==> inputs of raven <==
==> flow/design.v <==
module Cfu (
    input               cmd_valid,
    output              cmd_ready,
    input      [9:0]    cmd_payload_function_id,
    input      [31:0]   cmd_payload_inputs_0,
    input      [31:0]   cmd_payload_inputs_1,
    output reg          rsp_valid,
    input               rsp_ready,
    output reg [31:0]   rsp_payload_outputs_0,
    input               reset,
    input               clk
);
    reg signed [31:0] InputOffset, FilterOffset;
    reg signed [31:0] accumulator;  
    reg signed [31:0] acc0, acc1, acc2, acc3;
    reg [31:0] global_input;
    wire [31:0] simd_input = (cmd_payload_function_id[9:3] == 7'd0) ? cmd_payload_inputs_0 : global_input;
    wire [31:0] simd_filter = (cmd_payload_function_id[9:3] == 7'd0) ? cmd_payload_inputs_1 : cmd_payload_inputs_0;
    wire signed [31:0] prod_0, prod_1, prod_2, prod_3;
    assign prod_0 = ($signed(simd_input[7 : 0]) + InputOffset) * ($signed(simd_filter[7 : 0]) + FilterOffset);
    assign prod_1 = ($signed(simd_input[15: 8]) + InputOffset) * ($signed(simd_filter[15: 8]) + FilterOffset);
    assign prod_2 = ($signed(simd_input[23:16]) + InputOffset) * ($signed(simd_filter[23:16]) + FilterOffset);
    assign prod_3 = ($signed(simd_input[31:24]) + InputOffset) * ($signed(simd_filter[31:24]) + FilterOffset);
    wire signed [31:0] sum_prods;
    assign sum_prods = prod_0 + prod_1 + prod_2 + prod_3;
    assign cmd_ready = ~rsp_valid;
    always @(posedge clk) begin
        if (reset) begin
            rsp_payload_outputs_0 <= 32'b0;
            rsp_valid <= 1'b0;
            InputOffset <= 32'd0;
            FilterOffset <= 32'd0;
            accumulator <= 32'd0;
            acc0 <= 32'd0;
            acc1 <= 32'd0;
            acc2 <= 32'd0;
            acc3 <= 32'd0;
            global_input <= 32'd0;
        end else if (rsp_valid) begin
            if (rsp_ready) rsp_valid <= 1'b0;
        end else if (cmd_valid) begin
            rsp_valid <= 1'b1;
            case (cmd_payload_function_id[9:3])
                7'd0: begin
                    accumulator <= accumulator + sum_prods;
                    rsp_payload_outputs_0 <= accumulator;
                end
                7'd1: begin
                    accumulator <= 32'd0;
                    rsp_payload_outputs_0 <= 32'd0;
                end
                7'd2: begin
                    InputOffset <= $signed(cmd_payload_inputs_0);
                    rsp_payload_outputs_0 <= $signed(cmd_payload_inputs_0);
                end
                7'd3: begin
                    FilterOffset <= $signed(cmd_payload_inputs_0);
                    rsp_payload_outputs_0 <= $signed(cmd_payload_inputs_0);
                end
                7'd4: begin
                    rsp_payload_outputs_0 <= accumulator;
                end
                7'd5: begin
                    global_input <= cmd_payload_inputs_0;
                end
                7'd6: begin
                    acc0 <= acc0 + sum_prods;
                end
                7'd7: begin
                    acc1 <= acc1 + sum_prods;
                end
                7'd8: begin
                    acc2 <= acc2 + sum_prods;
                end
                7'd9: begin
                    acc3 <= acc3 + sum_prods;
                end
                7'd10: begin
                    acc0 <= 32'd0;
                    acc1 <= 32'd0;
                    acc2 <= 32'd0;
                    acc3 <= 32'd0;
                end
                7'd11: rsp_payload_outputs_0 <= acc0;
                7'd12: rsp_payload_outputs_0 <= acc1;
                7'd13: rsp_payload_outputs_0 <= acc2;
                7'd14: rsp_payload_outputs_0 <= acc3;
                default: rsp_payload_outputs_0 <= 32'b0;
            endcase
        end
    end
endmodule
==> flow/run.sh <==
#!/bin/bash
# the make line also repeats each setting of config.mk as NAME=value (left out here)
make -C /OpenROAD-flow-scripts/flow DESIGN_CONFIG=/design/flow/config.mk WORK_HOME=/design/flow/orfs CLKGATE_MAP_FILE= finish
==> flow/config.mk <==
export PLATFORM = sky130hd
export DESIGN_NAME = Cfu
export DESIGN_NICKNAME = Cfu
export VERILOG_FILES = /design/flow/design.v
export SDC_FILE = /design/flow/constraint.sdc
export NUM_CORES = 4
export LEC_CHECK = 0
export CAP_MARGIN = 30
export CELL_PAD_IN_SITES_DETAIL_PLACEMENT = 2
export CORE_MARGIN = 2
export CORE_UTILIZATION = 46
export CTS_CLUSTER_SIZE = 77
export GPL_TIMING_DRIVEN = 0
export MIN_ROUTING_LAYER = met2
export PLACE_DENSITY_LB_ADDON = 0.07
export SETUP_SLACK_MARGIN = 1.86
export SLEW_MARGIN = 20
==> flow/constraint.sdc <==
create_clock -name core_clock -period 12.3 [get_ports {clk}]
set_input_delay 2.4600 -clock core_clock [delete_from_list [all_inputs] [get_ports {clk}]]
set_output_delay 2.4600 -clock core_clock [all_outputs]
set_load 0.01 [all_outputs]
==> inputs of juniper, as changes to raven <==
- CAP_MARGIN: 30 -> 25
- CELL_PAD_IN_SITES_DETAIL_PLACEMENT: 2 -> not set
- CORE_UTILIZATION: 46 -> 23
- CTS_CLUSTER_SIZE: 77 -> 11
- GPL_TIMING_DRIVEN: 0 -> not set
- HOLD_SLACK_MARGIN: not set -> -0.07
- MAX_ROUTING_LAYER: not set -> met4
- MIN_ROUTING_LAYER: met2 -> not set
- PLACE_DENSITY_LB_ADDON: 0.07 -> not set
- SETUP_SLACK_MARGIN: 1.86 -> not set
- TNS_END_PERCENT: not set -> 50
==> flow/constraint.sdc (replaced) <==
create_clock -name core_clock -period 20.0 [get_ports {clk}]
set_input_delay 4.0000 -clock core_clock [delete_from_list [all_inputs] [get_ports {clk}]]
set_output_delay 4.0000 -clock core_clock [all_outputs]
set_load 0.01 [all_outputs]
==> summary of the runs <==
In synthesized cell count, juniper and raven do not differ. raven failed in global routing. juniper ran to the end with no violations. In area after synthesis, juniper and raven do not differ. Of juniper and raven, juniper has the higher die area (gap about 100%, measured against raven).


==> inputs of 08-08 <==
Starts from the design.v that is shown in full above.
Settings: LEC_CHECK=0, ABC_AREA=1, CAP_MARGIN=20, CORE_MARGIN=2, CORE_UTILIZATION=72, CTS_CLUSTER_SIZE=99, SLEW_MARGIN=20; clock period 7.8 ns.
run.sh (not shown) runs the stock make flow with config.mk's settings and CLKGATE_MAP_FILE=.
==> 12-03 (differences from 08-08) <==
Settings changed: ABC_AREA 1 to default, CORE_UTILIZATION 72 to 66, CTS_CLUSTER_SIZE 99 to default.
==> flow/constraint.sdc (replaced) <==
create_clock -name core_clock -period 15.6 [get_ports {clk}]
set_input_delay 3.1200 -clock core_clock [delete_from_list [all_inputs] [get_ports {clk}]]
set_output_delay 3.1200 -clock core_clock [all_outputs]
set_load 0.01 [all_outputs]
==> 10-09 (differences from 08-08) <==
Settings changed: CELL_PAD_IN_SITES_DETAIL_PLACEMENT from default to 1, CELL_PAD_IN_SITES_GLOBAL_PLACEMENT from default to 2, CORE_ASPECT_RATIO from default to 0.63, CORE_MARGIN 2 to 10, CORE_UTILIZATION 72 to 29, CTS_CLUSTER_SIZE 99 to 11, GPL_ROUTABILITY_DRIVEN from default to 0, GPL_TIMING_DRIVEN from default to 0, HOLD_SLACK_MARGIN from default to 0.09, MAX_ROUTING_LAYER from default to met4, MIN_ROUTING_LAYER from default to met2, PLACE_DENSITY_LB_ADDON from default to 0.18, SETUP_SLACK_MARGIN from default to 4.05, SLEW_MARGIN 20 to 25.
==> flow/constraint.sdc (replaced) <==
create_clock -name core_clock -period 20.0 [get_ports {clk}]
set_input_delay 4.0000 -clock core_clock [delete_from_list [all_inputs] [get_ports {clk}]]
set_output_delay 4.0000 -clock core_clock [all_outputs]
set_load 0.01 [all_outputs]
==> metrics.cfg <==
[global_routing]
grtUsageMet3=0.2040

[floorplan]
core_area_sq_um=143500
fp-row-count=139
fp-utilization=0.6649

[status]
status=failed layout checks
so_faults=negative setup slack

[cts]
cts_resized=322

[placement]
pre_cts_ws_ps=-2489

[logic_synthesis]
yosys.stat.seqShare=0.06065
fp_nets=14120

[sta]
finalSetupViolations=36
setup_ws_ps=-1063

[end of results for 12-03]
==> metrics.cfg <==
[status]
status=aborted with a tool error
haltStage=global routing
firstError=[ERROR GRT-0116] Global routing finished with congestion. Check the congestion regions in the DRC Viewer.

[floorplan]
fp-row-count=136
fp-utilization=0.7264
die-area_sq_um=141700
core_area_sq_um=137500

[logic_synthesis]
fp_nets=16540
yosys.stat.seqShare=0.05793
ys_sh_aoi=0.07775

[cts]
cts_resized=692
clock-root-buffer=clkbuf_16

[placement]
pre_cts_ws_ps=-7073

[global_routing]
grtUsageMet3=0.8261

[end of results for 08-08]
==> metrics.cfg <==
[status]
status=aborted with a tool error
haltStage=global routing
firstError=[ERROR GRT-0116] Global routing finished with congestion. Check the congestion regions in the DRC Viewer.

[cts]
cts_resized=939

[logic_synthesis]
yosys.stat.seqShare=0.05793

[placement]
pre_cts_ws_ps=-2166

[floorplan]
fp-row-count=170

[end of results for 10-09]


==> v13 <==
RTL: the design.v shown in full above, as it stands there.
clock: 20.0 ns
lec_check: 0
cap_margin: 20
core_margin: 2
core_utilization: 23
hold_slack_margin: -0.06
max_routing_layer: met4
slew_margin: 20
==> inputs of v30, as changes to v13 <==
==> flow/config.mk (replaced) <==
export PLATFORM = sky130hd
export DESIGN_NAME = Cfu
export DESIGN_NICKNAME = Cfu
export VERILOG_FILES = /design/flow/design.v
export SDC_FILE = /design/flow/constraint.sdc
export NUM_CORES = 4
export LEC_CHECK = 0
export ABC_AREA = 1
export CAP_MARGIN = 20
export CELL_PAD_IN_SITES_DETAIL_PLACEMENT = 2
export CELL_PAD_IN_SITES_GLOBAL_PLACEMENT = 2
export CORE_MARGIN = 10
export CORE_UTILIZATION = 51
export CTS_CLUSTER_SIZE = 11
export GPL_TIMING_DRIVEN = 0
export MAX_ROUTING_LAYER = met4
export MIN_ROUTING_LAYER = met2
export SETUP_SLACK_MARGIN = 4.05
export SLEW_MARGIN = 25
==> comparison table <==
Fp util: v30 51.3%; v13 23.1%
Sequential cell area fraction in the yosys report: v30 5.79%; v13 6.06%
AND-OR/OR-AND Cells, Area Fraction: v30 7.78%; v13 9.66%
Post-Synth Adder-Cell Area: v30 48.6%; v13 50.9%
Unique cell type count in the Yosys netlist: v30 68; v13 97
Simple-gate share of the synthesized area: v30 22.5%; v13 15.6%
Area figure in the yosys stat output: v30 99900 sq um; v13 95400 sq um
Number of cell instances after yosys synthesis: v30 13666; v13 11251
Placeable core region: v30 195000 sq um; v13 413000 sq um
Top-area cell type share of the netlist area: v30 36.3%; v13 38.0%
Post-synthesis cell count: v30 13666; v13 11251
Nets in the synthesized netlist: v30 16537; v13 14122
Routability congestion estimate: v30 1.29; v13 1.02
Row Count: v30 162; v13 236
Chip footprint: v30 214000 sq um; v13 420000 sq um
Most numerous cell in the Yosys netlist: v30 sky130_fd_sc_hd__nand2_1; v13 sky130_fd_sc_hd__inv_1
Status: v30 aborted with a tool error; v13 timing/DRC/antenna clean
Last stage reached: v30 3_5_place_dp; v13 -
XOR Share, Synth: v30 2.19%; v13 6.49%
Quantity of I/O buffers inserted on ports: v30 107; v13 108
Average cell area after synthesis: v30 7.31 sq um; v13 8.48 sq um
Die Y-Extent: v30 463 um; v13 648 um
Cell area after synthesis: v30 99900 sq um; v13 95400 sq um


==> inputs of v2 <==
Starts from the design.v that is shown in full above.
Settings: LEC_CHECK=0, CAP_MARGIN=20, CORE_MARGIN=2, CORE_UTILIZATION=40, SLEW_MARGIN=20; clock period 20.0 ns.
==> v36: changes against v2 <==
- CORE_UTILIZATION: 40 -> 72
- CTS_CLUSTER_DIAMETER: default -> 350
- PLACE_DENSITY_LB_ADDON: default -> 0.0
- SETUP_SLACK_MARGIN: default -> 2.83
==> flow/constraint.sdc (replaced) <==
create_clock -name core_clock -period 16.9 [get_ports {clk}]
set_input_delay 3.3800 -clock core_clock [delete_from_list [all_inputs] [get_ports {clk}]]
set_output_delay 3.3800 -clock core_clock [all_outputs]
set_load 0.01 [all_outputs]
==> results <==
| item | v2 | v36 |
|---|---|---|
| Result of the run | timing/DRC/antenna clean | failed layout checks |
| Violated checks | - | setup timing |
| Via count of the first global-routing pass | 84.1k | 97.4k |
| Drt wl/cell | 26.6 um | 27.8 um |
| Site Rows | 179 | 133 |
| Buffer and inverter count on the worst path | 8 | 11 |
| Destination of the critical timing path | acc3[31] | acc1[31] |
| Maximum fanout encountered on the critical timing path | 18 | 10 |
| Count of clock-net buffers in the final layout | 51 | 37 |
| Relative contribution of combinational cells to total power | 49.5% | 56.6% |
| Worst Min Path Start | global_input[10] | global_input[12] |
| Logic share of the area | 75.4% | 71.6% |
| Setup Viol. Count Final | 0 | 5 |
| RSZ-0062 raised after global routing | no | yes |
| H-Tree Depth | 2 | 1 |
| End-of-flow core utilization | 44.7% | 87.1% |
| Fraction of the cycle the final worst path needs | 97.2% | 101% |
| Pin count of the biggest net entering global routing | 122 | 191 |
| Resize count post-CTS | 0 | 162 |
| Leakage power figure | 0.0537 uW | 0.0591 uW |
| Max Clock Skew | 0.0238 ns | 0.0255 ns |
| Diodes inserted | 14 | 69 |
| CTS buffer count | 35 | 30 |
| Endpoint with the worst hold slack | global_input[10] | global_input[12] |
| Total combinational power | 1250 uW | 1850 uW |
| Area of the core | 238,000 um^2 | 131,000 um^2 |


==> wip/quartz <==
RTL: the design.v shown in full above, as it stands there.
make LEC_CHECK=0 ABC_AREA=1 CAP_MARGIN=30 CELL_PAD_IN_SITES_DETAIL_PLACEMENT=0 CELL_PAD_IN_SITES_GLOBAL_PLACEMENT=2 CORE_MARGIN=2 CORE_UTILIZATION=46 CTS_CLUSTER_SIZE=25 GPL_TIMING_DRIVEN=0 MAX_ROUTING_LAYER=met4 MIN_ROUTING_LAYER=met2 PLACE_DENSITY=0.79 SETUP_SLACK_MARGIN=-0.0 SLEW_MARGIN=20 finish   # period 16.3 ns
==> wip/umber (differences from wip/quartz) <==
- ABC_AREA: 1 -> unset
- CAP_MARGIN: 30 -> 20
- CELL_PAD_IN_SITES_DETAIL_PLACEMENT: 0 -> unset
- CELL_PAD_IN_SITES_GLOBAL_PLACEMENT: 2 -> unset
- CORE_UTILIZATION: 46 -> 40
- CTS_CLUSTER_SIZE: 25 -> unset
- GPL_TIMING_DRIVEN: 0 -> unset
- MAX_ROUTING_LAYER: met4 -> unset
- MIN_ROUTING_LAYER: met2 -> unset
- PLACE_DENSITY: 0.79 -> unset
- SETUP_SLACK_MARGIN: -0.0 -> unset
==> flow/constraint.sdc (replaced) <==
create_clock -name core_clock -period 19.7 [get_ports {clk}]
set_input_delay 3.9400 -clock core_clock [delete_from_list [all_inputs] [get_ports {clk}]]
set_output_delay 3.9400 -clock core_clock [all_outputs]
set_load 0.01 [all_outputs]
==> wip/delta (differences from wip/quartz) <==
- ABC_AREA: 1 -> unset
- CAP_MARGIN: 30 -> 20
- CELL_PAD_IN_SITES_DETAIL_PLACEMENT: 0 -> unset
- CELL_PAD_IN_SITES_GLOBAL_PLACEMENT: 2 -> unset
- CORE_UTILIZATION: 46 -> 54
- CTS_CLUSTER_SIZE: 25 -> unset
- GPL_TIMING_DRIVEN: 0 -> unset
- MAX_ROUTING_LAYER: met4 -> unset
- MIN_ROUTING_LAYER: met2 -> unset
- PLACE_DENSITY: 0.79 -> unset
- SETUP_SLACK_MARGIN: -0.0 -> unset
==> flow/constraint.sdc (replaced) <==
create_clock -name core_clock -period 19.7 [get_ports {clk}]
set_input_delay 3.9400 -clock core_clock [delete_from_list [all_inputs] [get_ports {clk}]]
set_output_delay 3.9400 -clock core_clock [all_outputs]
set_load 0.01 [all_outputs]
==> results <==
- Against wip/delta, the hold slack of wip/umber is worse by 1.1 ps.
- Against wip/umber, the clock-buffer cell count of wip/delta is lower by 3.
- wip/quartz failed in 5_1_grt. wip/umber finished clean. wip/delta ran to the end with no violations.
- Between wip/umber and wip/delta, the lower clock skew is in wip/delta (gap 2.4 ps).
- Against wip/umber, the first-iteration DRC count of wip/delta is lower by about 3.5%.


==> v10: inputs <==
Starts from the design.v that is shown in full above.
clock: 8.04 ns
lec_check: 0
abc_area: 1
cap_margin: 0
core_aspect_ratio: 0.69
core_margin: 2
core_utilization: 72
cts_cluster_size: 11
place_density: 0.37
slew_margin: 20
tns_end_percent: 5
==> inputs of v23, as changes to v10 <==
Settings changed: ABC_AREA 1 to not set, CAP_MARGIN 0 to 30, CELL_PAD_IN_SITES_DETAIL_PLACEMENT set to 2, CORE_ASPECT_RATIO 0.69 to not set, CORE_UTILIZATION 72 to 46, CTS_CLUSTER_SIZE 11 to 22, GPL_TIMING_DRIVEN set to 0, HOLD_SLACK_MARGIN set to -0.05, MIN_ROUTING_LAYER set to met1, PLACE_DENSITY 0.37 to 0.44, SETUP_SLACK_MARGIN set to 1.86, TNS_END_PERCENT 5 to not set.
==> flow/constraint.sdc (replaced) <==
create_clock -name core_clock -period 18.0 [get_ports {clk}]
set_input_delay 3.6000 -clock core_clock [delete_from_list [all_inputs] [get_ports {clk}]]
set_output_delay 3.6000 -clock core_clock [all_outputs]
set_load 0.01 [all_outputs]
==> comparison <==
- In v23 the synthesized cell count is lower than in v10, by about 18%.
- Between v10 and v23, the lower die size is in v10 (gap 33%, measured against v23).
- Of v23 and v10, v10 has the higher synthesized area (gap 4.5%, measured against v10).
- v23 aborted during global routing (5_1_grt). v10 never finished: it broke off in global routing (5_1_grt) on GRT-0116.
Power is estimated from default activity; no workload was simulated.
